--- design/flow/design.v ---
module SelectionSort_custom_SIMD_instruction (clk, reset, 
	in_v, rd, vrd1, vrd2, 
		in_data, in_vdata1, in_vdata2, 
	out_v, out_rd, out_vrd1, out_vrd2, 
		out_data, out_vdata1, out_vdata2);
	input clk, reset;
	input in_v;
	input [4:0] rd;
	input [2:0] vrd1, vrd2;			
	input [32-1:0] in_data;
	input [256-1:0] in_vdata1, in_vdata2;	
	output out_v;
	output [4:0] out_rd;
	output [2:0] out_vrd1, out_vrd2;	
	output  [32-1:0] out_data;
	output [256-1:0] out_vdata1, out_vdata2;
	reg [13-1:0] valid_sr;
	reg [5*13-1:0] rd_sr; 
	reg [3*13-1:0] vrd1_sr, vrd2_sr;
	always @(posedge clk) begin
		if (reset) begin
			valid_sr<=0; rd_sr<=0; vrd1_sr<=0; vrd2_sr<=0;
		end else begin
			valid_sr<= (valid_sr<<1)|in_v;			
			  rd_sr <= (   rd_sr<<5)| rd;
			vrd1_sr <= ( vrd1_sr<<3)|vrd1; 
			vrd2_sr <= ( vrd2_sr<<3)|vrd2;
		end
	end
	assign out_v   =valid_sr[  13-1];
	assign out_rd  =   rd_sr[5*13-1-:5];
	assign out_vrd1= vrd1_sr[3*13-1-:3]; 
	assign out_vrd2= vrd2_sr[3*13-1-:3];
	wire [255:0] in_valid, out_valid;
	assign in_valid = in_v ? in_vdata1 : 0;
	assign out_vdata1 = out_v ? out_valid : 0;
	SelectionSort selection_sort(.clock(clk), .in(in_valid), .out(out_valid));
	assign out_data = 0;
	assign out_vdata2 = 0;
endmodule  
module SelectionSort
(
  input wire clock,
  input wire [255:0] in,
  output wire [255:0] out
);
  wire [31:0] in_array [7:0];
  wire [31:0] out_array [7:0];
  wire [31:0] intermediate [95:0];
  genvar i;
  for (i=0; i<8; i=i+1) begin
    assign in_array[i] = in[((i+1)*32)-1 -: 32];
  end
  genvar j;
  for (j=0; j<8; j=j+1) begin
    assign out[((j+1)*32)-1 -: 32] = out_array[j];
  end
  CAS_unit cas0_1(clock, in_array[0], in_array[1], intermediate[0], intermediate[1]);
  SR_module nopx_1(clock, in_array[2], intermediate[2]);
  SR_module nopx_2(clock, in_array[3], intermediate[3]);
  SR_module nopx_3(clock, in_array[4], intermediate[4]);
  SR_module nopx_4(clock, in_array[5], intermediate[5]);
  SR_module nopx_5(clock, in_array[6], intermediate[6]);
  SR_module nopx_6(clock, in_array[7], intermediate[7]);
  CAS_unit cas0_2(clock, intermediate[0], intermediate[2], intermediate[8], intermediate[10]);
  SR_module nopx_7(clock, intermediate[1], intermediate[9]);
  SR_module nopx_8(clock, intermediate[3], intermediate[11]);
  SR_module nopx_9(clock, intermediate[4], intermediate[12]);
  SR_module nopx_10(clock, intermediate[5], intermediate[13]);
  SR_module nopx_11(clock, intermediate[6], intermediate[14]);
  SR_module nopx_12(clock, intermediate[7], intermediate[15]);
  CAS_unit cas0_3(clock, intermediate[8], intermediate[11], intermediate[16], intermediate[19]);
  CAS_unit cas4(clock, intermediate[9], intermediate[10], intermediate[17], intermediate[18]);
  SR_module nopx_13(clock, intermediate[12], intermediate[20]);
  SR_module nopx_14(clock, intermediate[13], intermediate[21]);
  SR_module nopx_15(clock, intermediate[14], intermediate[22]);
  SR_module nopx_16(clock, intermediate[15], intermediate[23]);
  CAS_unit cas0_4(clock, intermediate[16], intermediate[20], intermediate[24], intermediate[28]);
  CAS_unit cas6(clock, intermediate[17], intermediate[19], intermediate[25], intermediate[27]);
  SR_module nop17(clock, intermediate[18], intermediate[26]);
  SR_module nop18(clock, intermediate[21], intermediate[29]);
  SR_module nop19(clock, intermediate[22], intermediate[30]);
  SR_module nop20(clock, intermediate[23], intermediate[31]);
  CAS_unit cas0_5(clock, intermediate[24], intermediate[29], intermediate[32], intermediate[37]);
  CAS_unit cas8(clock, intermediate[25], intermediate[28], intermediate[33], intermediate[36]);
  CAS_unit cas9(clock, intermediate[26], intermediate[27], intermediate[34], intermediate[35]);
  SR_module nop21(clock, intermediate[30], intermediate[38]);
  SR_module nop22(clock, intermediate[31], intermediate[39]);
  CAS_unit cas0_6(clock, intermediate[32], intermediate[38], intermediate[40], intermediate[46]);
  CAS_unit cas11(clock, intermediate[33], intermediate[37], intermediate[41], intermediate[45]);
  CAS_unit cas12(clock, intermediate[34], intermediate[36], intermediate[42], intermediate[44]);
  SR_module nop23(clock, intermediate[35], intermediate[43]);
  SR_module nop24(clock, intermediate[39], intermediate[47]);
  CAS_unit cas0_7(clock, intermediate[40], intermediate[47], intermediate[48], intermediate[55]);
  CAS_unit cas14(clock, intermediate[41], intermediate[46], intermediate[49], intermediate[54]);
  CAS_unit cas15(clock, intermediate[42], intermediate[45], intermediate[50], intermediate[53]);
  CAS_unit cas16(clock, intermediate[43], intermediate[44], intermediate[51], intermediate[52]);
  SR_module nop0_1(clock, intermediate[48], intermediate[56]);
  CAS_unit cas17(clock, intermediate[49], intermediate[55], intermediate[57], intermediate[63]);
  CAS_unit cas18(clock, intermediate[50], intermediate[54], intermediate[58], intermediate[62]);
  CAS_unit cas19(clock, intermediate[51], intermediate[53], intermediate[59], intermediate[61]);
  SR_module nop26(clock, intermediate[52], intermediate[60]);
  SR_module nop0_2(clock, intermediate[56], intermediate[64]);
  SR_module nop28(clock, intermediate[57], intermediate[65]);
  CAS_unit cas20(clock, intermediate[58], intermediate[63], intermediate[66], intermediate[71]);
  CAS_unit cas21(clock, intermediate[59], intermediate[62], intermediate[67], intermediate[70]);
  CAS_unit cas22(clock, intermediate[60], intermediate[61], intermediate[68], intermediate[69]);
  SR_module nop0_3(clock, intermediate[64], intermediate[72]);
  SR_module nop30(clock, intermediate[65], intermediate[73]);
  SR_module nop31(clock, intermediate[66], intermediate[74]);
  CAS_unit cas23(clock, intermediate[67], intermediate[71], intermediate[75], intermediate[79]);
  CAS_unit cas24(clock, intermediate[68], intermediate[70], intermediate[76], intermediate[78]);
  SR_module nop32(clock, intermediate[69], intermediate[77]);
  SR_module nop0_4(clock, intermediate[72], intermediate[80]);
  SR_module nop34(clock, intermediate[73], intermediate[81]);
  SR_module nop35(clock, intermediate[74], intermediate[82]);
  SR_module nop36(clock, intermediate[75], intermediate[83]);
  CAS_unit cas25(clock, intermediate[76], intermediate[79], intermediate[84], intermediate[87]);
  CAS_unit cas26(clock, intermediate[77], intermediate[78], intermediate[85], intermediate[86]);
  SR_module nop0_5(clock, intermediate[80], intermediate[88]);
  SR_module nop38(clock, intermediate[81], intermediate[89]);
  SR_module nop39(clock, intermediate[82], intermediate[90]);
  SR_module nop40(clock, intermediate[83], intermediate[91]);
  SR_module nop41(clock, intermediate[84], intermediate[92]);
  CAS_unit cas27(clock, intermediate[85], intermediate[87], intermediate[93], intermediate[95]);
  SR_module nop42(clock, intermediate[86], intermediate[94]);
  SR_module nop0_6(clock, intermediate[88], out_array[0]);
  SR_module nop44(clock, intermediate[89], out_array[1]);
  SR_module nop45(clock, intermediate[90], out_array[2]);
  SR_module nop46(clock, intermediate[91], out_array[3]);
  SR_module nop47(clock, intermediate[92], out_array[4]);
  SR_module nop48(clock, intermediate[93], out_array[5]);
  CAS_unit cas28(clock, intermediate[94], intermediate[95], out_array[6], out_array[7]);
endmodule
module CAS_unit(clk, inA, inB, outA, outB);
	input clk;
	input [31:0] inA;
	input [31:0] inB;
	output reg [31:0] outA;
	output reg [31:0] outB;
	always @(posedge clk) begin
		if (inA<inB) begin
			outA<=inA; outB<=inB;
		end else begin
			outB<=inA; outA<=inB;
		end
	end
endmodule  
module SR_module(clk, din, dout);
	input clk;
	input      [31:0] din;
	output reg [31:0] dout;
	always @(posedge clk) dout<=din;
endmodule  
--- design/flow/run.sh ---
#!/bin/bash
# the make line also repeats each setting of config.mk as NAME=value (left out here)
make -C /OpenROAD-flow-scripts/flow DESIGN_CONFIG=/design/flow/config.mk WORK_HOME=/design/flow/orfs CLKGATE_MAP_FILE= finish
--- design/flow/config.mk ---
export PLATFORM = sky130hd
export DESIGN_NAME = SelectionSort_custom_SIMD_instruction
export DESIGN_NICKNAME = SelectionSort_custom_SIMD_instruction
export VERILOG_FILES = /design/flow/design.v
export SDC_FILE = /design/flow/constraint.sdc
export NUM_CORES = 4
export LEC_CHECK = 0
export ABC_AREA = 1
export CAP_MARGIN = 20
export CORE_ASPECT_RATIO = 0.79
export CORE_MARGIN = 2
export CORE_UTILIZATION = 64
export CTS_CLUSTER_SIZE = 38
export GPL_ROUTABILITY_DRIVEN = 1
export PLACE_DENSITY = 0.86
export SLEW_MARGIN = 20
export TNS_END_PERCENT = 40
--- design/flow/constraint.sdc ---
create_clock -name core_clock -period 3.35 [get_ports {clk}]
set_input_delay 0.6700 -clock core_clock [delete_from_list [all_inputs] [get_ports {clk}]]
set_output_delay 0.6700 -clock core_clock [all_outputs]
set_load 0.01 [all_outputs]
==> CHANGELOG.md, run 1 <==
### Changed

* Outcome: no timing/DRC/antenna violations
* DR vias at 93870
* Starting DRT DRC Count at 10740
* Leakage power at 71.02 nW
* Cell-internal power at 0.09074 W
* Overall Global Routing Usage at 0.3077
* YS warnings at 4
* CORE AREA at 195100 µm²
* Port-buffer cells at 537
* Crit path max-delay family: buffers and inverters
* VDD IR max at 0.0008156 V
* Hold path cells at 2
* DRC at 0
* Routed Antenna Nets at 0
* Cell area after layout at 141600 µm²
* Setup TNS at 0 ps
* Insertion delay to the later sink of the worst-skew pair at 960 ps
* CP arrival at 2520 ps
* Worst reg2reg setup slack at 440 ps
* Die Ht at 398.1 µm
* Vias in the first global route at 86010
* Layout area overhead at 12.52%
* Combinational Power at 0.0487 W
* Critical Path Sink Type: primary output
* GRT overflow at 0
* Largest fanout on the critical path at 41
* Worst Skew at 72.03 ps
* 1st-pass router iterations at 7
* Largest net degree at the start of global routing at 152
* Fmax at 313.1 MHz
* Startpoint Class: register
* Rows at 144
* Dpl cell area at 130700 µm²
* Clock network power at 0.0372 W
* Fin Hold WS at 80.66 ps
* Final Hold Viols at 0
* # Cells Yosys at 14650
* Initial antenna violation count at 12
* Sw frac at 0.3918
* Top cells by count, synth: nand2_1 (4742), dfxtp_1 (3484), nand3_1 (1818)
* Post-Synthesis Cell Area at 125800 µm²
* Worst min-delay path class: input port to register
* Die W at 502.9 µm
* XOR Share, Synth at 0
* FP Core Util at 0.6449
* Post-Synth Adder-Cell Area at 0.08631
* Global-route wire length before repair at 480.6 mm
* Post-layout util at 0.7256
* Routed WL at 315.9 mm
* Die area at 200200 µm²
* Worst Path Buf+Inv at 4
* Worst Setup SP: valid_sr[12]$_SDFF_PP0_
* Routability cong. at 0.9848
* Top cell area share at 0.5543
* CTS Root Cell: clkbuf_16
* Syn Inst Count at 14650
* Top cells by area: dfxtp_1 (55%), nand2_1 (14%), ha_1 (8.6%), nand3_1 (7.2%), inv_1 (5.0%)
* Reg2Reg Depth at 12
* R2R Path End: selection_sort.cas0_3.outA[8]$_DFF_P_
* Reg-to-Reg Start: selection_sort.nopx_8.dout[31]$_DFF_P_
* Num ports at 1114
* Max power group: sequential cells
* CP required at 2680 ps
* Routed wire per std cell at 17.71 µm
* MUX area fraction at 0
* TritonCTS Buffers at 322
* TritonCTS clock tree: yes
* Slowest CP cell: clkdlybuf4s50_1
* Crit Path Class: register to primary output
* Syn_area_per_cell at 8.590 µm²
* Nets at 16400
* Crit path cell chain: buf_12 -> buf_16 -> nand2_1 -> inv_1 -> clkdlybuf4s50_1
* EDFF count, synth at 0
* Combinational share of power at 0.327
* Slew Viols, Final at 0
* Synth top cell by count: nand2_1
* Clk sinks at 3484
* Hold endpoint: vrd2_sr[15]$_SDFF_PP0_
* Seq share, synth at 0.5543
* Final Setup Violations at 0
* CTS H-tree lvls at 5
* PD cells at 1054 nW/µm²
* Slowest stage delay, CP at 590 ps
* Vias per inst at 5.263
* Reg clk slew, reported paths at 70 ps
* Switching power at 0.05844 W
* Post-Synth AOI/OAI Area at 0.02640
* Hold Path Origin: reset
* Worst-margin pin slew at 745.4 ps
* Seq power at 0.0633 W
* Most common reg cell: dfxtp_1
* Fin crit period at 3194 ps
* Final worst path period share at 0.9535
* Async set-reset flop share out of synthesis at 0
* CP endpoint: out_vdata1[29]
* Clock share of power at 0.249
* Levels on crit path at 5
* Yosys chip area at 125800 µm²
* Max Cap Viol at 0
* Tool warnings at 322
* #FFs+latches synth at 3484
* Top logic family: simple AND/OR/NAND/NOR gates
* RSZ-0062 raised after global routing: no
* CTS max path bufs at 4
* Cell taking the most area after synthesis: dfxtp_1
* Normalized max-slew margin at 0.5030
* Yosys simple share at 0.2333
* Reg power frac at 0.424
* HPWL Detailed at 227.5 mm
* Distinct lib cells used at 34
==> per-layer routing <==
layer | global-route usage | part of all wire | up-vias
met4 | 0.1319 | 0.046 | 8
met1 | 0.4230 | 0.42 | 42800
met2 | 0.4765 | 0.44 | 4447
li1 | - | - | 45740
met5 | 0 | 0.00022 | -
met3 | 0.05623 | 0.095 | 877
==> repair_timing <==
item,in CTS,in global routing
hold endpoints to repair,0,0
setup endpoints to repair,82,42
buffers inserted,4,1
resized,2,0
gates cloned,1,0
hold buffers,0,0
==> metrics by stage <==
step | power (W) | worst slack, ps | std cells
final | 0.1492 | 155.9 | 17840
after global routing | 0.1578 | 24.78 | 17830
after CTS | 0.1481 | -19.19 | 17830
after detailed placement | 0.1105 | 342.7 | 17270
after global placement | 0.1086 | 382.1 | 17270
after floorplan | 0.09563 | 629.1 | 14940
==> area by class of cell <==
cell class,instances,area (µm²)
Antenna cell,4,10.01
Sequential cell,3484,69750
Clock inverter,133,1757
Multi-Input combinational cell,8841,44910
Tap cell,2628,3288
Inverter,1677,6295
Timing Repair Buffer,650,6604
Fill cell,13790,53540
Clock buffer,420,8971
==> run 2, diff against run 1 <==
Settings changed: ABC_AREA 1 to default, CAP_MARGIN 20 to 0, CORE_ASPECT_RATIO 0.79 to 0.67, CORE_UTILIZATION 64 to 69, CTS_CLUSTER_DIAMETER from default to 26, CTS_CLUSTER_SIZE 38 to 57, HOLD_SLACK_MARGIN from default to 0.23, PLACE_DENSITY 0.86 to default, SETUP_SLACK_MARGIN from default to 0.73, TNS_END_PERCENT 40 to 85.
Clock period 3.35 ns to 2.46 ns, I/O delays scaled along.
==> CHANGELOG.md, run 2 <==
### Metrics

* Post-Synth Adder-Cell Area at 0.09113 (was 0.08631)
* Syn_area_per_cell at 12.49 µm² (was 8.590 µm²)
* Top cell area share at 0.5852 (was 0.5543)
* # Cells Yosys at 9544 (was 14650)
* Die Ht at 344.2 µm (was 398.1 µm)
* Post-Synth AOI/OAI Area at 0.03553 (was 0.02640)
* Most common reg cell: dfxtp_1 (unchanged)
* Die area at 176100 µm² (was 200200 µm²)
* Rows at 124 (was 144)
* Routability cong. at 0.9542 (was 0.9848)
* Top logic family: multiplexers (was simple AND/OR/NAND/NOR gates)
* Top cells by count, synth: dfxtp_1 (3484), mux2_2 (1611), inv_1 (873) (was nand2_1 (4742), dfxtp_1 (3484), nand3_1 (1818))
* Fail Step: global routing
* TritonCTS Buffers at 460 (was 322)
* Place WS at -953.8 ps (was 342.7 ps)
* MUX area fraction at 0.1686 (was 0)
* EDFF count, synth at 0 (unchanged)
* CORE AREA at 171100 µm² (was 195100 µm²)
* CTS max path bufs at 4 (unchanged)
* Seq share, synth at 0.5852 (was 0.5543)
* Overall Global Routing Usage at 0.6991
* Top cells by area: dfxtp_1 (59%), mux2_2 (15%), ha_1 (9.1%), inv_1 (2.7%), and2_1 (2.4%) (was dfxtp_1 (55%), nand2_1 (14%), ha_1 (8.6%), nand3_1 (7.2%), inv_1 (5.0%))
* Async set-reset flop share out of synthesis at 0 (unchanged)
* #FFs+latches synth at 3484 (unchanged)
* Port-buffer cells at 537 (unchanged)
* FP Core Util at 0.6964 (was 0.6449)
* YS warnings at 4 (unchanged)
* GRT overflow at 13
* XOR Share, Synth at 0 (unchanged)
* Syn Inst Count at 9544 (was 14650)
* Clk sinks at 3484 (unchanged)
* Distinct lib cells used at 56 (was 34)
* Yosys simple share at 0.06106 (was 0.2333)
* Outcome: stopped before the end (was no timing/DRC/antenna violations)
* HPWL Detailed at 230.3 mm (was 227.5 mm)
* Dpl cell area at 136700 µm² (was 130700 µm²)
* CTS H-tree lvls at 5 (unchanged)
* Error msg: [ERROR GRT-0232] Routing congestion too high. Check the congestion heatmap in the GUI.
* Die W at 511.7 µm (was 502.9 µm)
* CTS Root Cell: clkbuf_16 (unchanged)
* Synth top cell by count: dfxtp_1 (was nand2_1)
* Cell taking the most area after synthesis: dfxtp_1 (unchanged)
* Post-Synthesis Cell Area at 119200 µm² (was 125800 µm²)
* Num ports at 1114 (unchanged)
* Yosys chip area at 119200 µm² (was 125800 µm²)
run 2: repair_timing:
item,4_1_cts
pin swaps,59
setup buffers,90
endpoints found under the setup margin,2060
hold buffers,208
endpoints found under the hold margin,239
gates resized,981
cloned,45
run 2: through the flow:
step                instances  hold slack, ps  power, W
floorplan                9831           309.6    0.1427
global placement        13250           309.8    0.1718
detailed placement      13250           312.1    0.1759
CTS                     14450           230.4    0.2572
run 2: per-layer routing:
layer  overflow  track usage
met5          0       0.2613
met4          5       0.7285
met3          8       0.5024
met2          0       0.9084
met1          0       0.6803
==> run 3, diff against run 2 <==
Settings changed: CAP_MARGIN 0 to 35, CORE_UTILIZATION 69 to 45, CTS_CLUSTER_SIZE 57 to 23, PLACE_DENSITY_LB_ADDON from default to 0.04, SETUP_SLACK_MARGIN 0.73 to default.
==> CHANGELOG.md, run 3 <==
### Changed

* Die W at 632.7 µm (was 511.7 µm)
* CTS Root Cell: clkbuf_16 (unchanged)
* Seq power at 0.0882 W
* CP required at 3250 ps
* Switching power at 0.08649 W
* DRC at 0
* Slowest stage delay, CP at 380 ps
* Die Ht at 425.2 µm (was 344.2 µm)
* Routed Antenna Nets at 0
* Syn Inst Count at 9544 (unchanged)
* Vias per inst at 4.629
* Die area at 269100 µm² (was 176100 µm²)
* Largest fanout on the critical path at 7
* Leakage power at 76.62 nW
* Slew Viols, Final at 0
* Hold endpoint: selection_sort.cas0_1.outB[29]$_DFF_P_
* DR vias at 74490
* Worst min-delay path class: input port to register
* Crit Path Class: register to register
* Hold Path Origin: in_v
* Sw frac at 0.3183
* Routed WL at 325.4 mm
* RSZ-0062 raised after global routing: yes
* Critical Path Sink Type: register
* Async set-reset flop share out of synthesis at 0 (unchanged)
* EDFF count, synth at 0 (unchanged)
* R2R Path End: selection_sort.cas4.outA[5]$_DFF_P_
* Startpoint Class: register
* Post-route setup slack at -482.6 ps
* Reg2Reg Depth at 13
* Largest net degree at the start of global routing at 133
* Num ports at 1114 (unchanged)
* Max power group: combinational cells
* # Cells Yosys at 9544 (unchanged)
* Synth top cell by count: dfxtp_1 (unchanged)
* Insertion delay to the later sink of the worst-skew pair at 920 ps
* TritonCTS clock tree: yes
* Initial antenna violation count at 34
* Combinational share of power at 0.375
* XOR Share, Synth at 0 (unchanged)
* Crit path cell chain: inv_2 -> ha_4 -> nand4_1 -> nor4_4 -> buf_4 -> nand4_1 -> a31oi_1 -> buf_4 -> nor3_4 -> buf_12 -> buf_12 -> buf_16 -> mux2_2
* Normalized max-slew margin at 0.3959
* Top cell area share at 0.5852 (unchanged)
* FP Core Util at 0.4528 (was 0.6964)
* Max Cap Viol at 0
* Worst Path Buf+Inv at 6
* Worst Setup SP: selection_sort.cas0_2.outB[29]$_DFF_P_
* Distinct lib cells used at 56 (unchanged)
* Worst reg2reg setup slack at -480 ps
* Routability cong. at 0.8774 (was 0.9542)
* Port-buffer cells at 537 (unchanged)
* #FFs+latches synth at 3484 (unchanged)
* Reg clk slew, reported paths at 50 ps
* 1st-pass router iterations at 5
* Fin crit period at 2943 ps
* Seq share, synth at 0.5852 (unchanged)
* Top logic family: multiplexers (unchanged)
* Tool warnings at 321
* VDD IR max at 0.0008998 V
* Place WS at -840.3 ps (was -953.8 ps)
* Syn_area_per_cell at 12.49 µm² (unchanged)
* Fmax at 339.8 MHz
* Pwr Total at 0.2718 W
* GRT overflow at 0
* Levels on crit path at 13
* CP arrival at 3730 ps
* Vias in the first global route at 76070
* PD cells at 1628 nW/µm²
* Post-Synth AOI/OAI Area at 0.03553 (unchanged)
* Yosys simple share at 0.06106 (unchanged)
* Reg-to-Reg Start: selection_sort.cas0_2.outB[29]$_DFF_P_
* CTS H-tree lvls at 6 (was 5)
* Rows at 154 (was 124)
* Post-Synth Adder-Cell Area at 0.09113 (unchanged)
* Clk sinks at 3484 (unchanged)
* Outcome: finished with violations (was stopped before the end)
* Clock share of power at 0.300
* CTS max path bufs at 4 (unchanged)
* Clock network power at 0.0816 W
* HPWL Detailed at 241.9 mm (was 230.3 mm)
* CORE AREA at 263200 µm² (was 171100 µm²)
* Nets at 13530
* Hold path cells at 5
* Reg power frac at 0.325
* Worst Skew at 40.70 ps
* YS warnings at 4 (unchanged)
* Final Setup Violations at 2002
* Routed wire per std cell at 20.22 µm
* Yosys chip area at 119200 µm² (unchanged)
* Top cells by count, synth: dfxtp_1 (3484), mux2_2 (1611), inv_1 (873) (unchanged)
* TritonCTS Buffers at 573 (was 460)
* SO Viols: setup timing
* Combinational Power at 0.102 W
* Cell taking the most area after synthesis: dfxtp_1 (unchanged)
* CP endpoint: selection_sort.cas4.outA[5]$_DFF_P_
* Most common reg cell: dfxtp_1 (unchanged)
* Final worst path period share at 1.196
* Post-Synthesis Cell Area at 119200 µm² (unchanged)
* Overall Global Routing Usage at 0.2326
* MUX area fraction at 0.1686 (unchanged)
* Post-layout util at 0.6340
* Starting DRT DRC Count at 3519
* Crit path max-delay family: buffers and inverters
* Cell-internal power at 0.1853 W
* Worst-margin pin slew at 906.1 ps
* Layout area overhead at 40.03%
* Slowest CP cell: dfxtp_4
* Top cells by area: dfxtp_1 (59%), mux2_2 (15%), ha_1 (9.1%), inv_1 (2.7%), and2_1 (2.4%) (unchanged)
* Final Hold Viols at 0
* Global-route wire length before repair at 467.6 mm
## run 3: cell type report
type	count	area, µm²
Antenna cell	6	15.01
Clock buffer	670	15540
Clock inverter	380	4607
Fill cell	20350	96320
Inverter	873	3282
Multi-Input combinational cell	4931	47550
Sequential cell	3484	69960
Tap cell	3510	4392
Timing Repair Buffer	2238	21540
## run 3: stage by stage
step           setup TNS [ps]  cell area [µm²]  instances  hold WS (ps)
5_1_grt               -676220           166900      16090         271.3
3_5_place_dp          -665850           138400      14620         312.1
4_1_cts               -557540           164200      16020         230.4
6_report              -450970           166900      16090         286.8
3_3_place_gp          -646720           138400      14620         309.8
2_1_floorplan          -43330           121900       9831         309.6
## run 3: what timing repair did
| action | in CTS | in global routing |
|---|---|---|
| gates resized | 880 | 521 |
| buffers inserted | 56 | 36 |
| hold buffers | 247 | 0 |
| gates cloned | 44 | 40 |
| pin swaps | 44 | 66 |
| endpoints found under the setup margin | 1985 | 2035 |
| hold endpoints to repair | 274 | 0 |
## run 3: routing by layer
metal  vias to the layer above  part of all wire  track usage
met5                         -          0.000040            0
li1                      36980                 -            -
met2                      1725              0.40       0.3341
met4                         2             0.017      0.04996
met1                     35360              0.52       0.3530
met3                       421             0.060      0.05176
==> run 4, diff against run 3 <==
Settings changed: CAP_MARGIN 35 to 20, CORE_ASPECT_RATIO 0.67 to default, CORE_UTILIZATION 45 to 67, CTS_CLUSTER_DIAMETER 26 to default, CTS_CLUSTER_SIZE 23 to default, GPL_ROUTABILITY_DRIVEN 1 to default, HOLD_SLACK_MARGIN 0.23 to default, PLACE_DENSITY_LB_ADDON 0.04 to default, TNS_END_PERCENT 85 to default.
Clock period 2.46 ns to 2.98 ns, I/O delays scaled along.
==> CHANGELOG.md, run 4 <==
### Changed

* Cell taking the most area after synthesis: dfxtp_1 (unchanged)
* SO Viols: setup timing (unchanged)
* Reg-to-Reg Start: selection_sort.cas11.outB[2]$_DFF_P_ (was selection_sort.cas0_2.outB[29]$_DFF_P_)
* Die W at 425.8 µm (was 632.7 µm)
* HPWL Detailed at 202.2 mm (was 241.9 mm)
* Syn_area_per_cell at 12.49 µm² (unchanged)
* DR vias at 68820 (was 74490)
* CTS H-tree lvls at 5 (was 6)
* Final Hold Viols at 0 (unchanged)
* VDD IR max at 0.0008492 V (was 0.0008998 V)
* Final Setup Violations at 103 (was 2002)
* EDFF count, synth at 0 (unchanged)
* Largest net degree at the start of global routing at 120 (was 133)
* Routed WL at 282.3 mm (was 325.4 mm)
* Reg power frac at 0.403 (was 0.325)
* Combinational share of power at 0.353 (was 0.375)
* Worst Path Buf+Inv at 4 (was 6)
* R2R Path End: selection_sort.cas15.outB[6]$_DFF_P_ (was selection_sort.cas4.outA[5]$_DFF_P_)
* Largest fanout on the critical path at 19 (was 7)
* Overall Global Routing Usage at 0.2983 (was 0.2326)
* Cell-internal power at 0.1210 W (was 0.1853 W)
* Final worst path period share at 1.054 (was 1.196)
* Normalized max-slew margin at 0.4261 (was 0.3959)
* Most frequent CP cell: buf_16
* Syn Inst Count at 9544 (unchanged)
* PD cells at 1283 nW/µm² (was 1628 nW/µm²)
* Routed Antenna Nets at 0 (unchanged)
* Top cell area share at 0.5852 (unchanged)
* XOR Share, Synth at 0 (unchanged)
* DRC at 0 (unchanged)
* Top logic family: multiplexers (unchanged)
* TritonCTS Buffers at 335 (was 573)
* Insertion delay to the later sink of the worst-skew pair at 970 ps (was 920 ps)
* Routability cong. at 0.9256 (was 0.8774)
* #FFs+latches synth at 3484 (unchanged)
* Worst Skew at 54.16 ps (was 40.70 ps)
* MUX area fraction at 0.1686 (unchanged)
* Switching power at 0.05840 W (was 0.08649 W)
* TritonCTS clock tree: yes (unchanged)
* Num ports at 1114 (unchanged)
* Levels on crit path at 5 (was 13)
* Clk sinks at 3484 (unchanged)
* CP arrival at 2550 ps (was 3730 ps)
* Post-layout util at 0.7921 (was 0.6340)
* Hold endpoint: selection_sort.nopx_3.dout[2]$_SDFF_PN0_ (was selection_sort.cas0_1.outB[29]$_DFF_P_)
* RSZ-0062 raised after global routing: yes (unchanged)
* Max power group: sequential cells (was combinational cells)
* Sw frac at 0.3255 (was 0.3183)
* Yosys chip area at 119200 µm² (unchanged)
* Max Cap Viol at 0 (unchanged)
* Hold Path Origin: in_v (unchanged)
* Worst Setup SP: valid_sr[12]$_SDFF_PP0_ (was selection_sort.cas0_2.outB[29]$_DFF_P_)
* Slew Viols, Final at 0 (unchanged)
* Post-Synth Adder-Cell Area at 0.09113 (unchanged)
* Crit path cell chain: buf_16 -> buf_4 -> buf_16 -> and2_1 -> clkdlybuf4s50_1 (was inv_2 -> ha_4 -> nand4_1 -> nor4_4 -> buf_4 -> nand4_1 -> a31oi_1 -> buf_4 -> nor3_4 -> buf_12 -> buf_12 -> buf_16 -> mux2_2)
* Fin Hold WS at 85.98 ps (was 286.8 ps)
* Pwr Total at 0.1794 W (was 0.2718 W)
* CTS Root Cell: clkbuf_16 (unchanged)
* Die Ht at 425.8 µm (was 425.2 µm)
* Tool warnings at 324 (was 321)
* Place WS at -384.5 ps (was -840.3 ps)
* Seq share, synth at 0.5852 (unchanged)
* Top cells by count, synth: dfxtp_1 (3484), mux2_2 (1611), inv_1 (873) (unchanged)
* Combinational Power at 0.0633 W (was 0.102 W)
* Synth top cell by count: dfxtp_1 (unchanged)
* Layout area overhead at 17.30% (was 40.03%)
* Routed wire per std cell at 21.66 µm (was 20.22 µm)
* Rows at 154 (unchanged)
* Nets at 11860 (was 13530)
* Critical Path Sink Type: primary output (was register)
* Yosys simple share at 0.06106 (unchanged)
* GRT overflow at 0 (unchanged)
* Distinct lib cells used at 56 (unchanged)
* Crit path max-delay family: buffers and inverters (unchanged)
* Crit Path Class: register to primary output (was register to register)
* Clock share of power at 0.244 (was 0.300)
* Top cells by area: dfxtp_1 (59%), mux2_2 (15%), ha_1 (9.1%), inv_1 (2.7%), and2_1 (2.4%) (unchanged)
* Starting DRT DRC Count at 3584 (was 3519)
* Hold path cells at 2 (was 5)
* Most common reg cell: dfxtp_1 (unchanged)
* Port-buffer cells at 537 (unchanged)
* YS warnings at 4 (unchanged)
* 1st-pass router iterations at 5 (unchanged)
* FP Core Util at 0.6752 (was 0.4528)
* Global-route wire length before repair at 412.6 mm (was 467.6 mm)
* Worst min-delay path class: input port to register (unchanged)
* Post-route setup slack at -161.9 ps (was -482.6 ps)
* Reg clk slew, reported paths at 60 ps (was 50 ps)
* Seq power at 0.0723 W (was 0.0882 W)
* Fin crit period at 3142 ps
* Outcome: finished with violations (unchanged)
* Leakage power at 63.09 nW (was 76.62 nW)
* CTS max path bufs at 4 (unchanged)
* Die area at 181300 µm² (was 269100 µm²)
* Slowest CP cell: clkdlybuf4s50_1 (was dfxtp_4)
* Post-Synthesis Cell Area at 119200 µm² (unchanged)
* CORE AREA at 176500 µm² (was 263200 µm²)
* Initial antenna violation count at 15 (was 34)
* CP endpoint: out_vdata1[138] (was selection_sort.cas4.outA[5]$_DFF_P_)
* Fmax at 318.3 MHz
* Worst-margin pin slew at 860.9 ps (was 906.1 ps)
* Reg2Reg Depth at 12 (was 13)
* Post-Synth AOI/OAI Area at 0.03553 (unchanged)
* Worst reg2reg setup slack at -10 ps (was -480 ps)
* Clock network power at 0.0438 W (was 0.0816 W)
* # Cells Yosys at 9544 (unchanged)
* Slowest stage delay, CP at 530 ps (was 380 ps)
* Startpoint Class: register (unchanged)
* Async set-reset flop share out of synthesis at 0 (unchanged)
* Vias per inst at 5.280 (was 4.629)
* CP required at 2380 ps (was 3250 ps)
* Vias in the first global route at 70760 (was 76070)
## run 4: final cells by class
class                      count  area [µm²]
clock inverter               152        2078
timing repair buffer         811        8381
sequential                  3484       69780
tap                         2340        2928
antenna                        3       7.507
multi-input combinational   4931       43930
clock buffer                 442        9420
fill                       10260       36700
inverter                     873        3277
## run 4: per-layer routing
metal / vias to the layer above / global-route usage / routed length (µm)
li1: 33300 / - / -
met1: 33060 / 0.3647 / 116500
met2: 1864 / 0.5281 / 141300
met3: 596 / 0.04168 / 11120
met4: 8 / 0.1212 / 13360
met5: - / 0 / 49
## run 4: timing repair
| action | CTS | global route |
|---|---|---|
| endpoints found under the setup margin | 363 | 893 |
| setup buffers | 4 | 25 |
| gates cloned | 3 | 22 |
| pin swaps | 0 | 22 |
| resized | 145 | 171 |
| hold buffers | 0 | 0 |
## run 4: metrics by stage
| stage | setup TNS (ps) | instances | instance area, µm² |
|---|---|---|---|
| 2_1_floorplan | 0 | 9831 | 120300 |
| 6_report | -6615 | 13040 | 139800 |
| 4_1_cts | -29980 | 12990 | 138700 |
| 5_1_grt | -20990 | 13030 | 139800 |
| 3_5_place_dp | -20490 | 12390 | 127200 |
| 3_3_place_gp | -16780 | 12390 | 127200 |
==> run 5, diff against run 4 <==
Settings changed: CAP_MARGIN 20 to 35, CORE_ASPECT_RATIO from default to 0.67, CORE_UTILIZATION 67 to 72, CTS_CLUSTER_DIAMETER from default to 26, CTS_CLUSTER_SIZE from default to 57, GPL_ROUTABILITY_DRIVEN from default to 1, HOLD_SLACK_MARGIN from default to 0.23, SETUP_SLACK_MARGIN from default to 1.01, TNS_END_PERCENT from default to 85.
Clock period 2.98 ns to 3.39 ns, I/O delays scaled along.
==> CHANGELOG.md, run 5 <==
### Metrics

* #FFs+latches synth at 3484 (unchanged)
* EDFF count, synth at 0 (unchanged)
* Die area at 168900 µm² (was 181300 µm²)
* Port-buffer cells at 537 (unchanged)
* CTS H-tree lvls at 5 (unchanged)
* Synth top cell by count: dfxtp_1 (unchanged)
* HPWL Detailed at 213.9 mm (was 202.2 mm)
* Rows at 122 (was 154)
* CTS Root Cell: clkbuf_16 (unchanged)
* Yosys chip area at 119200 µm² (unchanged)
* Die Ht at 337.0 µm (was 425.8 µm)
* Distinct lib cells used at 56 (unchanged)
* Place WS at -123.2 ps (was -384.5 ps)
* Cell taking the most area after synthesis: dfxtp_1 (unchanged)
* Top cells by area: dfxtp_1 (59%), mux2_2 (15%), ha_1 (9.1%), inv_1 (2.7%), and2_1 (2.4%) (unchanged)
* Seq share, synth at 0.5852 (unchanged)
* Async set-reset flop share out of synthesis at 0 (unchanged)
* # Cells Yosys at 9544 (unchanged)
* Num ports at 1114 (unchanged)
* YS warnings at 4 (unchanged)
* Most common reg cell: dfxtp_1 (unchanged)
* Fail Step: global routing
* Post-Synth AOI/OAI Area at 0.03553 (unchanged)
* Post-Synthesis Cell Area at 119200 µm² (unchanged)
* Die W at 501.0 µm (was 425.8 µm)
* Outcome: stopped before the end (was finished with violations)
* FP Core Util at 0.7236 (was 0.6752)
* XOR Share, Synth at 0 (unchanged)
* Clk sinks at 3484 (unchanged)
* Yosys simple share at 0.06106 (unchanged)
* Top cells by count, synth: dfxtp_1 (3484), mux2_2 (1611), inv_1 (873) (unchanged)
* Syn_area_per_cell at 12.49 µm² (unchanged)
* TritonCTS Buffers at 462 (was 335)
* CORE AREA at 164700 µm² (was 176500 µm²)
* Syn Inst Count at 9544 (unchanged)
* MUX area fraction at 0.1686 (unchanged)
* Routability cong. at 0.9346 (was 0.9256)
* CTS max path bufs at 4 (unchanged)
* Post-Synth Adder-Cell Area at 0.09113 (unchanged)
* Top logic family: multiplexers (unchanged)
* Top cell area share at 0.5852 (unchanged)
-- run 5: per-stage QoR --
| step | instances | TNS [ps] | instance area, µm² |
|---|---|---|---|
| after global placement | 12090 | 0 | 128000 |
| after floorplan | 9831 | 0 | 122700 |
| after CTS | 13010 | 0 | 145300 |
| after detailed placement | 12090 | -2578 | 128000 |
-- run 5: timing repair --
item                       in CTS
cloned                         16
hold endpoints to repair       49
buffers inserted               21
setup endpoints to repair    2060
pin swaps                       3
hold buffers                   32
resized                       755
==> run 6, diff against run 5 <==
Settings changed: CORE_ASPECT_RATIO 0.67 to 0.87, CORE_UTILIZATION 72 to 70, CTS_CLUSTER_DIAMETER 26 to 373, CTS_CLUSTER_SIZE 57 to 17, HOLD_SLACK_MARGIN 0.23 to default, SETUP_SLACK_MARGIN 1.01 to -0.19.
Clock period 3.39 ns to 2.95 ns, I/O delays scaled along.
==> CHANGELOG.md, run 6 <==
### Changed

* Outcome: finished with violations (was stopped before the end)
* SO Viols: setup timing
* Port-buffer cells at 537 (unchanged)
* Leakage power at 59.54 nW
* TritonCTS Buffers at 222 (was 462)
* Routed WL at 284.5 mm
* Synth top cell by count: dfxtp_1 (unchanged)
* Starting DRT DRC Count at 4372
* Worst Path Buf+Inv at 3
* 1st-pass router iterations at 6
* Die Ht at 388.9 µm (was 337.0 µm)
* Overall Global Routing Usage at 0.3212
* CTS H-tree lvls at 4 (was 5)
* Post-Synth Adder-Cell Area at 0.09113 (unchanged)
* Cell taking the most area after synthesis: dfxtp_1 (unchanged)
* Fin crit period at 3114 ps
* Worst-margin pin slew at 849.5 ps
* #FFs+latches synth at 3484 (unchanged)
* Seq power at 0.0739 W
* Routability cong. at 0.9283 (was 0.9346)
* Cell-internal power at 0.1068 W
* Initial antenna violation count at 27
* Top logic family: multiplexers (unchanged)
* Post-Synth AOI/OAI Area at 0.03553 (unchanged)
* Most common reg cell: dfxtp_1 (unchanged)
* Wl on met1 at 125.2 mm
* Reg power frac at 0.455
* Final worst path period share at 1.055
* Slowest stage delay, CP at 550 ps
* Die area at 173600 µm² (was 168900 µm²)
* Tool warnings at 327
* CTS Root Cell: clkbuf_16 (unchanged)
* Final Hold Viols at 0
* Yosys chip area at 119200 µm² (unchanged)
* Yosys simple share at 0.06106 (unchanged)
* Global-route wire length before repair at 421.5 mm
* Slowest CP cell: clkdlybuf4s50_1
* Top cells by area: dfxtp_1 (59%), mux2_2 (15%), ha_1 (9.1%), inv_1 (2.7%), and2_1 (2.4%) (unchanged)
* Worst Skew at 84.35 ps
* Startpoint Class: register
* Largest net degree at the start of global routing at 157
* Setup TNS at -22630 ps
* Fin Hold WS at 76.33 ps
* RSZ-0062 raised after global routing: yes
* Crit path max-delay family: buffers and inverters
* Clk sinks at 3484 (unchanged)
* Async set-reset flop share out of synthesis at 0 (unchanged)
* Syn Inst Count at 9544 (unchanged)
* Crit path cell chain: buf_12 -> buf_16 -> and2_1 -> clkdlybuf4s50_1
* Top Layer Used: met5
* Clock network power at 0.0287 W
* Largest fanout on the critical path at 87
* Levels on crit path at 4
* EDFF count, synth at 0 (unchanged)
* Num ports at 1114 (unchanged)
* Critical Path Sink Type: primary output
* Insertion delay to the later sink of the worst-skew pair at 900 ps
* HPWL Detailed at 211.0 mm (was 213.9 mm)
* TritonCTS clock tree: yes
* Final non-filler cell total at 12610
* Top cell area share at 0.5852 (unchanged)
* PD cells at 1217 nW/µm²
* CP endpoint: out_vdata1[169]
* Distinct lib cells used at 56 (unchanged)
* Slew Viols, Final at 0
* Syn_area_per_cell at 12.49 µm² (unchanged)
* Combinational Power at 0.0597 W
* YS warnings at 4 (unchanged)
* FP Core Util at 0.7030 (was 0.7236)
* GRT overflow at 0
* MUX area fraction at 0.1686 (unchanged)
* Crit Path Class: register to primary output
* Post-route setup slack at -163.6 ps
* Final Setup Violations at 361
* VDD IR max at 0.0009445 V
* Fmax at 321.2 MHz
* Combinational share of power at 0.368
* Reg clk slew, reported paths at 80 ps
* DR vias at 68340
* Sw frac at 0.3421
* Met2 routed WL at 136.5 mm
* Rows at 141 (was 122)
* Hold Path Origin: in_v
* CP required at 2360 ps
* Routed Antenna Nets at 0
* Worst min-delay path class: input port to register
* Die W at 446.4 µm (was 501.0 µm)
* CTS max path bufs at 3 (was 4)
* CP arrival at 2520 ps
* DRC at 0
* Nets at 11690
* Hold endpoint: selection_sort.nopx_1.dout[21]$_SDFF_PN0_
* Routed wire per std cell at 22.57 µm
* Reg2Reg Depth at 8
* Top cells by count, synth: dfxtp_1 (3484), mux2_2 (1611), inv_1 (873) (unchanged)
* Worst reg2reg setup slack at -150 ps
* Seq share, synth at 0.5852 (unchanged)
* # Cells Yosys at 9544 (unchanged)
* Max power group: sequential cells
* Max Cap Viol at 0
* Cell total after placement at 12320 (was 12090)
* R2R Path End: selection_sort.cas0_7.outA[3]$_DFF_P_
* Reg-to-Reg Start: selection_sort.nop24.dout[29]$_DFF_P_
* Switching power at 0.05554 W
* Layout area overhead at 11.92%
* Clock share of power at 0.177
* Vias in the first global route at 69880
* CORE AREA at 169500 µm² (was 164700 µm²)
* Normalized max-slew margin at 0.4277
* Worst Setup SP: valid_sr[12]$_SDFF_PP0_
* Vias per inst at 5.421
* Post-Synthesis Cell Area at 119200 µm² (unchanged)
* Hold path cells at 2
* Routed wl met3 at 15.17 mm
* XOR Share, Synth at 0 (unchanged)
[run 6: final cells by class]
class	instances	area (µm²)
antenna	35	87.58
inverter	873	3277
clock inverter	14	396.6
sequential	3484	69750
fill	9637	36150
multi-input combinational	4931	43660
clock buffer	225	5588
tap	2288	2863
timing repair buffer	756	7760
[run 6: what timing repair did]
item | CTS | global route
buffers inserted | 2 | 2
hold buffers | 0 | 0
pin swaps | 0 | 3
gates resized | 1 | 62
endpoints found under the setup margin | 222 | 304
gates cloned | 1 | 3
hold endpoints to repair | 0 | 0
[run 6: through the flow]
stage | setup WS [ps] | total power, W | util | cell area [µm²]
CTS | -274.6 | 0.1614 | 0.7847 | 133000
global route | -249.1 | 0.1700 | 0.7863 | 133300
floorplan | -179.5 | 0.1126 | - | 120300
global placement | -511.6 | 0.1298 | 0.7490 | 127000
finish | -163.6 | 0.1624 | 0.7868 | 133400
detailed placement | -572.2 | 0.1319 | 0.7490 | 127000
[run 6: routing by layer]
layer / up-vias / GRT usage
met1: 33210 / 0.4292
met4: 2 / 0.08622
met5: - / 0
met2: 1946 / 0.5445
met3: 436 / 0.04906
li1: 32740 / -
==> run 7, diff against run 6 <==
Settings changed: CAP_MARGIN 35 to 20, CORE_ASPECT_RATIO 0.87 to 0.67, CORE_UTILIZATION 70 to 27, CTS_CLUSTER_DIAMETER 373 to 220, CTS_CLUSTER_SIZE 17 to 23, HOLD_SLACK_MARGIN from default to -0.01, MAX_ROUTING_LAYER from default to met5, PLACE_DENSITY_LB_ADDON from default to 0.04, SETUP_SLACK_MARGIN -0.19 to -0.23, SLEW_MARGIN 20 to 5.
Clock period 2.95 ns to 2.46 ns, I/O delays scaled along.
==> CHANGELOG.md, run 7 <==
### Changed

* Outcome: finished with violations (unchanged)
* SO Viols: setup timing (unchanged)
* Largest net degree at the start of global routing at 86 (was 157)
* XOR Share, Synth at 0 (unchanged)
* Worst Setup SP: valid_sr[12]$_SDFF_PP0_ (unchanged)
* HPWL Detailed at 269.8 mm (was 211.0 mm)
* Clk sinks at 3484 (unchanged)
* Seq power at 0.0873 W (was 0.0739 W)
* CP arrival at 2580 ps (was 2520 ps)
* # Cells Yosys at 9544 (unchanged)
* Sw frac at 0.3417 (was 0.3421)
* CORE AREA at 439000 µm² (was 169500 µm²)
* TritonCTS Buffers at 173 (was 222)
* 1st-pass router iterations at 5 (was 6)
* Insertion delay to the later sink of the worst-skew pair at 940 ps (was 900 ps)
* CP endpoint: out_vdata1[109] (was out_vdata1[169])
* Post-Synth AOI/OAI Area at 0.03553 (unchanged)
* Fin Hold WS at 101.3 ps (was 76.33 ps)
* Startpoint Class: register (unchanged)
* Reg-to-Reg Start: selection_sort.cas0_3.outB[1]$_DFF_P_ (was selection_sort.nop24.dout[29]$_DFF_P_)
* Global-route wire length before repair at 497.1 mm (was 421.5 mm)
* Normalized max-slew margin at 0.3740 (was 0.4277)
* Slew Viols, Final at 0 (unchanged)
* Worst reg2reg setup slack at -610 ps (was -150 ps)
* Leakage power at 66.86 nW (was 59.54 nW)
* VDD IR max at 0.0008007 V (was 0.0009445 V)
* Routed Antenna Nets at 0 (unchanged)
* Routed wire per std cell at 19.29 µm (was 22.57 µm)
* Most common reg cell: dfxtp_1 (unchanged)
* Final Hold Viols at 0 (unchanged)
* Distinct lib cells used at 56 (unchanged)
* Async set-reset flop share out of synthesis at 0 (unchanged)
* Final worst path period share at 1.249 (was 1.055)
* Max Cap Viol at 0 (unchanged)
* Slowest CP cell: clkdlybuf4s50_1 (unchanged)
* DRC at 0 (unchanged)
* Critical Path Sink Type: primary output (unchanged)
* Top logic family: multiplexers (unchanged)
* Slowest stage delay, CP at 550 ps (about the same)
* Tool warnings at 317 (was 327)
* GRT overflow at 0 (unchanged)
* Levels on crit path at 3 (was 4)
* Crit path max-delay family: buffers and inverters (unchanged)
* Top cells by count, synth: dfxtp_1 (3484), mux2_2 (1611), inv_1 (873) (unchanged)
* Cell taking the most area after synthesis: dfxtp_1 (unchanged)
* Vias in the first global route at 75240 (was 69880)
* Die W at 815.7 µm (was 446.4 µm)
* Syn Inst Count at 9544 (unchanged)
* Fmax at 325.5 MHz
* Syn_area_per_cell at 12.49 µm² (unchanged)
* Seq share, synth at 0.5852 (unchanged)
* Vias per inst at 3.984 (was 5.421)
* Hold endpoint: vrd2_sr[2]$_SDFF_PP0_ (was selection_sort.nopx_1.dout[21]$_SDFF_PN0_)
* Layout area overhead at 25.82% (was 11.92%)
* Overall Global Routing Usage at 0.1488 (was 0.3212)
* Top cells by area: dfxtp_1 (59%), mux2_2 (15%), ha_1 (9.1%), inv_1 (2.7%), and2_1 (2.4%) (unchanged)
* CTS Root Cell: clkbuf_16 (unchanged)
* Die area at 446800 µm² (was 173600 µm²)
* Num ports at 1114 (unchanged)
* Top cell area share at 0.5852 (unchanged)
* Fin crit period at 3073 ps
* Reg2Reg Depth at 11 (was 8)
* MUX area fraction at 0.1686 (unchanged)
* Crit Path Class: register to primary output (unchanged)
* Switching power at 0.07222 W (was 0.05554 W)
* Final Setup Violations at 2049 (was 361)
* Reg clk slew, reported paths at 100 ps (was 80 ps)
* Crit path cell chain: buf_16 -> and2_1 -> clkdlybuf4s50_1 (was buf_12 -> buf_16 -> and2_1 -> clkdlybuf4s50_1)
* Worst Skew at 55.38 ps (was 84.35 ps)
* Port-buffer cells at 537 (unchanged)
* Post-Synth Adder-Cell Area at 0.09113 (unchanged)
* Post-route setup slack at -612.6 ps (was -163.6 ps)
* CTS H-tree lvls at 4 (unchanged)
* Clock share of power at 0.148 (was 0.177)
* Combinational share of power at 0.439 (was 0.368)
* Cell-internal power at 0.1392 W (was 0.1068 W)
* Hold path cells at 2 (unchanged)
* TritonCTS clock tree: yes (unchanged)
* Reg power frac at 0.413 (was 0.455)
* Worst min-delay path class: input port to register (unchanged)
* Largest fanout on the critical path at 69 (was 87)
* Initial antenna violation count at 37 (was 27)
* Routed WL at 340.8 mm (was 284.5 mm)
* Worst-margin pin slew at 933.4 ps (was 849.5 ps)
* Worst Path Buf+Inv at 2 (was 3)
* Yosys chip area at 119200 µm² (unchanged)
* CP required at 1970 ps (was 2360 ps)
* CTS max path bufs at 4 (was 3)
* #FFs+latches synth at 3484 (unchanged)
* Starting DRT DRC Count at 2497 (was 4372)
* Post-layout util at 0.3416 (was 0.7868)
* Clock network power at 0.0313 W (was 0.0287 W)
* FP Core Util at 0.2715 (was 0.7030)
* Routability cong. at 0.7927 (was 0.9283)
* RSZ-0062 raised after global routing: yes (unchanged)
* Nets at 13240 (was 11690)
* Combinational Power at 0.0927 W (was 0.0597 W)
* Max power group: combinational cells (was sequential cells)
* Post-Synthesis Cell Area at 119200 µm² (unchanged)
* Synth top cell by count: dfxtp_1 (unchanged)
* R2R Path End: selection_sort.cas6.outA[21]$_DFF_P_ (was selection_sort.cas0_7.outA[3]$_DFF_P_)
* Rows at 199 (was 141)
* DR vias at 70390 (was 68340)
* Yosys simple share at 0.06106 (unchanged)
* YS warnings at 4 (unchanged)
* PD cells at 1410 nW/µm² (was 1217 nW/µm²)
* Hold Path Origin: vrd2[2] (was in_v)
* EDFF count, synth at 0 (unchanged)
* Die Ht at 547.8 µm (was 388.9 µm)
run 7: timing repair:
| action | CTS | global route |
|---|---|---|
| hold endpoints to repair | 54 | 0 |
| buffers inserted | 19 | 12 |
| pin swaps | 9 | 34 |
| setup endpoints to repair | 1985 | 2049 |
| gates resized | 264 | 213 |
| gates cloned | 9 | 7 |
| hold buffers | 13 | 0 |
run 7: metrics by stage:
stage | instance area, µm² | setup TNS [ps] | power [W] | worst slack (ps) | cells
2_1_floorplan | 120400 | -60560 | 0.1351 | -229.7 | 9831
3_3_place_gp | 143400 | -1006700 | 0.1766 | -1204 | 17410
3_5_place_dp | 143400 | -1001810 | 0.1773 | -917.1 | 17410
4_1_cts | 149100 | -1087080 | 0.2133 | -757.4 | 17640
5_1_grt | 149900 | -1137700 | 0.2262 | -755.7 | 17660
6_report | 150000 | -843070 | 0.2114 | -612.6 | 17670
run 7: cell type report:
| class | instances | area (µm²) |
|---|---|---|
| Antenna cell | 15 | 37.54 |
| Clock buffer | 178 | 4433 |
| Clock inverter | 8 | 121.4 |
| Fill cell | 43290 | 289000 |
| Inverter | 873 | 3277 |
| Multi-Input combinational cell | 4931 | 44530 |
| Sequential cell | 3484 | 69860 |
| Tap cell | 5829 | 7293 |
| Timing Repair Buffer | 2349 | 20400 |
run 7: per-layer routing:
metal / vias to the layer above / wire length (µm) / GRT usage
li1: 35810 / - / -
met1: 33410 / 185100 / 0.2292
met2: 898 / 140900 / 0.2259
met3: 270 / 9986 / 0.01666
met4: 6 / 4694 / 0.02230
met5: - / 40 / 0
==> run 8, diff against run 7 <==
Settings changed: ABC_AREA from default to 1, CORE_ASPECT_RATIO 0.67 to default, CORE_UTILIZATION 27 to 70, CTS_CLUSTER_DIAMETER 220 to 382, CTS_CLUSTER_SIZE 23 to 16, GPL_ROUTABILITY_DRIVEN 1 to default, HOLD_SLACK_MARGIN -0.01 to default, MAX_ROUTING_LAYER met5 to default, PLACE_DENSITY_LB_ADDON 0.04 to default, SETUP_SLACK_MARGIN -0.23 to default, SLEW_MARGIN 5 to 20, TNS_END_PERCENT 85 to default.
Clock period 2.46 ns to 2.16 ns, I/O delays scaled along.
==> CHANGELOG.md, run 8 <==
### Changed

* Reg clk slew, reported paths at 70 ps (was 100 ps)
* Distinct lib cells used at 34 (was 56)
* Layout area overhead at 13.39% (was 25.82%)
* SO Viols: setup timing (unchanged)
* Tool warnings at 326 (was 317)
* Post-Synth Adder-Cell Area at 0.08631 (was 0.09113)
* Largest fanout on the critical path at 21 (was 69)
* Clk sinks at 3484 (unchanged)
* Routed wire per std cell at 20.87 µm (was 19.29 µm)
* HPWL Detailed at 266.5 mm (was 269.8 mm)
* Slowest stage delay, CP at 580 ps (was 550 ps)
* Syn_area_per_cell at 8.590 µm² (was 12.49 µm²)
* CP required at 1730 ps (was 1970 ps)
* Insertion delay to the later sink of the worst-skew pair at 930 ps (was 940 ps)
* Routed WL at 373.8 mm (was 340.8 mm)
* CP endpoint: out_vdata1[237] (was out_vdata1[109])
* Final non-filler cell total at 17910 (was 17670)
* Rows at 155 (was 199)
* Top cells by count, synth: nand2_1 (4742), dfxtp_1 (3484), nand3_1 (1818) (was dfxtp_1 (3484), mux2_2 (1611), inv_1 (873))
* Fin crit period at 2961 ps
* YS warnings at 4 (unchanged)
* CTS H-tree lvls at 4 (unchanged)
* Combinational Power at 0.0902 W (was 0.0927 W)
* Routability cong. at 0.9901 (was 0.7927)
* Worst Skew at 61.16 ps (was 55.38 ps)
* TritonCTS Buffers at 235 (was 173)
* Worst Path Buf+Inv at 4 (was 2)
* Port-buffer cells at 537 (unchanged)
* FP Core Util at 0.7045 (was 0.2715)
* Max Cap Viol at 0 (unchanged)
* Cell taking the most area after synthesis: dfxtp_1 (unchanged)
* Reg2Reg Depth at 10 (was 11)
* Post-Synthesis Cell Area at 125800 µm² (was 119200 µm²)
* Die Ht at 428.0 µm (was 547.8 µm)
* Normalized max-slew margin at 0.4698 (was 0.3740)
* Worst min-delay path class: input port to register (unchanged)
* DR vias at 101400 (was 70390)
* Combinational share of power at 0.393 (was 0.439)
* XOR Share, Synth at 0 (unchanged)
* Outcome: finished with violations (unchanged)
* Top cell area share at 0.5543 (was 0.5852)
* # Cells Yosys at 14650 (was 9544)
* Most common reg cell: dfxtp_1 (unchanged)
* Crit Path Class: register to primary output (unchanged)
* Vias per inst at 5.663 (was 3.984)
* EDFF count, synth at 0 (unchanged)
* Num ports at 1114 (unchanged)
* Routed Antenna Nets at 0 (unchanged)
* 1st-pass router iterations at 19 (was 5)
* Clock network power at 0.0410 W (was 0.0313 W)
* Sw frac at 0.4143 (was 0.3417)
* GRT overflow at 0 (unchanged)
* Vias in the first global route at 99010 (was 75240)
* Worst-margin pin slew at 795.3 ps (was 933.4 ps)
* Slowest CP cell: clkdlybuf4s50_1 (unchanged)
* Hold endpoint: selection_sort.nopx_5.dout[18]$_SDFF_PN0_ (was vrd2_sr[2]$_SDFF_PP0_)
* CORE AREA at 178600 µm² (was 439000 µm²)
* Switching power at 0.09508 W (was 0.07222 W)
* Largest net degree at the start of global routing at 166 (was 86)
* Slew Viols, Final at 0 (unchanged)
* Global-route wire length before repair at 565.5 mm (was 497.1 mm)
* Final Hold Viols at 0 (unchanged)
* CP arrival at 2530 ps (was 2580 ps)
* Syn Inst Count at 14650 (was 9544)
* Startpoint Class: register (unchanged)
* Levels on crit path at 5 (was 3)
* Critical Path Sink Type: primary output (unchanged)
* TritonCTS clock tree: yes (unchanged)
* Final Setup Violations at 1481 (was 2049)
* Hold path cells at 3 (was 2)
* VDD IR max at 0.001856 V (was 0.0008007 V)
* Starting DRT DRC Count at 12030 (was 2497)
* Fin Hold WS at 41.17 ps (was 101.3 ps)
* Final worst path period share at 1.371 (was 1.249)
* Overall Global Routing Usage at 0.3971 (was 0.1488)
* #FFs+latches synth at 3484 (unchanged)
* MUX area fraction at 0 (was 0.1686)
* Register area at 69750 µm² (was 69860 µm²)
* Comb area at 45030 µm² (was 44530 µm²)
* Post-Synth AOI/OAI Area at 0.02640 (was 0.03553)
* Worst Setup SP: valid_sr[12]$_SDFF_PP0_ (unchanged)
* Hold Path Origin: in_vdata1[210] (was vrd2[2])
* Async set-reset flop share out of synthesis at 0 (unchanged)
* Yosys simple share at 0.2333 (was 0.06106)
* Cell-internal power at 0.1344 W (was 0.1392 W)
* Initial antenna violation count at 26 (was 37)
* Reg power frac at 0.429 (was 0.413)
* R2R Path End: selection_sort.cas27.outA[18]$_DFF_P_ (was selection_sort.cas6.outA[21]$_DFF_P_)
* Leakage power at 72.66 nW (was 66.86 nW)
* Synth top cell by count: nand2_1 (was dfxtp_1)
* Cell total after placement at 17630 (was 17410)
* Worst reg2reg setup slack at -680 ps (was -610 ps)
* Reg-to-Reg Start: selection_sort.cas25.outB[19]$_DFF_P_ (was selection_sort.cas0_3.outB[1]$_DFF_P_)
* Yosys chip area at 125800 µm² (was 119200 µm²)
* Top logic family: simple AND/OR/NAND/NOR gates (was multiplexers)
* CTS Root Cell: clkbuf_16 (unchanged)
* Post-route setup slack at -800.8 ps (was -612.6 ps)
* Top cells by area: dfxtp_1 (55%), nand2_1 (14%), ha_1 (8.6%), nand3_1 (7.2%), inv_1 (5.0%) (was dfxtp_1 (59%), mux2_2 (15%), ha_1 (9.1%), inv_1 (2.7%), and2_1 (2.4%))
* Max power group: sequential cells (was combinational cells)
* DRC at 0 (unchanged)
* Crit path cell chain: buf_16 -> buf_6 -> nand2_1 -> inv_1 -> clkdlybuf4s50_1 (was buf_16 -> and2_1 -> clkdlybuf4s50_1)
* Nets at 16950 (was 13240)
* Clock share of power at 0.179 (was 0.148)
* Die area at 183200 µm² (was 446800 µm²)
* CTS max path bufs at 3 (was 4)
* Fillcell total at 10530 (was 43290)
* Die W at 428.0 µm (was 815.7 µm)
* Seq power at 0.0984 W (was 0.0873 W)
* Seq share, synth at 0.5543 (was 0.5852)
* RSZ-0062 raised after global routing: yes (unchanged)
* Fmax at 337.8 MHz
* Crit path max-delay family: buffers and inverters (unchanged)
* PD cells at 1608 nW/µm² (was 1410 nW/µm²)
-- run 8: metal layers --
layer	up-vias	GRT usage	part of all wire
met5	-	0.0002602	0.00021
met2	6300	0.6610	0.46
met4	12	0.2630	0.077
met1	46670	0.4719	0.37
met3	1793	0.07099	0.086
li1	46640	-	-
-- run 8: final cells by class --
| class | instances | area share |
|---|---|---|
| inverters | 1677 | 0.04412 |
| clock buffers | 236 | 0.04124 |
| multi-input cells | 8841 | 0.3156 |
| clock inverters | 16 | 0.002859 |
| repair buffers | 1282 | 0.08641 |
| diodes | 16 | 0.0002806 |
| flip-flops and latches | 3484 | 0.4889 |
| well taps | 2355 | 0.02065 |
-- run 8: per-stage QoR --
step	power (W)	utilization	setup TNS [ps]	cell area [µm²]	setup WS [ps]
finish	0.2295	0.7988	-351100	142700	-800.8
CTS	0.2262	0.7986	-271890	142600	-827.0
detailed placement	0.1840	0.7626	-54220	136200	-451.5
floorplan	0.1484	-	-3533	127200	-59.29
global placement	0.1795	0.7626	-29280	136200	-358.4
global route	0.2412	0.7987	-575700	142700	-848.2
-- run 8: repair_timing --
action / CTS / global route
hold buffers: 5 / 0
hold endpoints to repair: 45 / 0
cloned: 2 / 0
setup endpoints to repair: 1172 / 2059
setup buffers: 1 / 1
gates resized: 154 / 65
==> run 9, diff against run 8 <==
Settings changed: ABC_AREA 1 to default, CORE_UTILIZATION 70 to 72, CTS_CLUSTER_DIAMETER 382 to 398, CTS_CLUSTER_SIZE 16 to 100, PLACE_DENSITY_LB_ADDON from default to 0.01, TNS_END_PERCENT from default to 15.
Clock period 2.16 ns to 2.27 ns, I/O delays scaled along.
==> CHANGELOG.md, run 9 <==
### Metrics

* Most common reg cell: dfxtp_1 (unchanged)
* XOR Share, Synth at 0 (unchanged)
* Clk sinks at 3484 (unchanged)
* CORE AREA at 164600 µm² (was 178600 µm²)
* Rows at 149 (was 155)
* Die area at 168800 µm² (was 183200 µm²)
* MUX area fraction at 0.1686 (was 0)
* YS warnings at 4 (unchanged)
* Port-buffer cells at 537 (unchanged)
* Outcome: stopped before the end (was finished with violations)
* Synth top cell by count: dfxtp_1 (was nand2_1)
* # Cells Yosys at 9544 (was 14650)
* Top cells by count, synth: dfxtp_1 (3484), mux2_2 (1611), inv_1 (873) (was nand2_1 (4742), dfxtp_1 (3484), nand3_1 (1818))
* HPWL Detailed at 243.2 mm (was 266.5 mm)
* FP Core Util at 0.7240 (was 0.7045)
* Top cell area share at 0.5852 (was 0.5543)
* Post-Synth AOI/OAI Area at 0.03553 (was 0.02640)
* Top cells by area: dfxtp_1 (59%), mux2_2 (15%), ha_1 (9.1%), inv_1 (2.7%), and2_1 (2.4%) (was dfxtp_1 (55%), nand2_1 (14%), ha_1 (8.6%), nand3_1 (7.2%), inv_1 (5.0%))
* Yosys simple share at 0.06106 (was 0.2333)
* Die Ht at 410.9 µm (was 428.0 µm)
* Yosys chip area at 119200 µm² (was 125800 µm²)
* Fail Step: global routing
* Dpl cell area at 138100 µm² (was 136200 µm²)
* CTS max path bufs at 3 (unchanged)
* Top logic family: multiplexers (was simple AND/OR/NAND/NOR gates)
* CTS H-tree lvls at 2 (was 4)
* Cell taking the most area after synthesis: dfxtp_1 (unchanged)
* EDFF count, synth at 0 (unchanged)
* Post-Synth Adder-Cell Area at 0.09113 (was 0.08631)
* Die W at 410.9 µm (was 428.0 µm)
* Num ports at 1114 (unchanged)
* Syn Inst Count at 9544 (was 14650)
* Distinct lib cells used at 56 (was 34)
* Cell total after placement at 13570 (was 17630)
* Place WS at -1111 ps (was -451.5 ps)
* Syn_area_per_cell at 12.49 µm² (was 8.590 µm²)
* Seq share, synth at 0.5852 (was 0.5543)
* Post-Synthesis Cell Area at 119200 µm² (was 125800 µm²)
* TritonCTS Buffers at 40 (was 235)
* Routability cong. at 0.9692 (was 0.9901)
* Async set-reset flop share out of synthesis at 0 (unchanged)
* CTS Root Cell: clkbuf_16 (unchanged)
* #FFs+latches synth at 3484 (unchanged)
-- run 9: timing repair --
action / 4_1_cts
setup endpoints to repair: 1992
gates cloned: 36
resized: 970
buffers inserted: 79
endpoints found under the hold margin: 12
pin swaps: 65
hold buffers: 2
-- run 9: through the flow --
| stage | TNS, ps | utilization |
|---|---|---|
| 2_1_floorplan | -240990 | - |
| 3_3_place_gp | -814680 | 0.8387 |
| 3_5_place_dp | -991370 | 0.8387 |
| 4_1_cts | -998820 | 0.8653 |
Power and IR drop assume default switching activity.
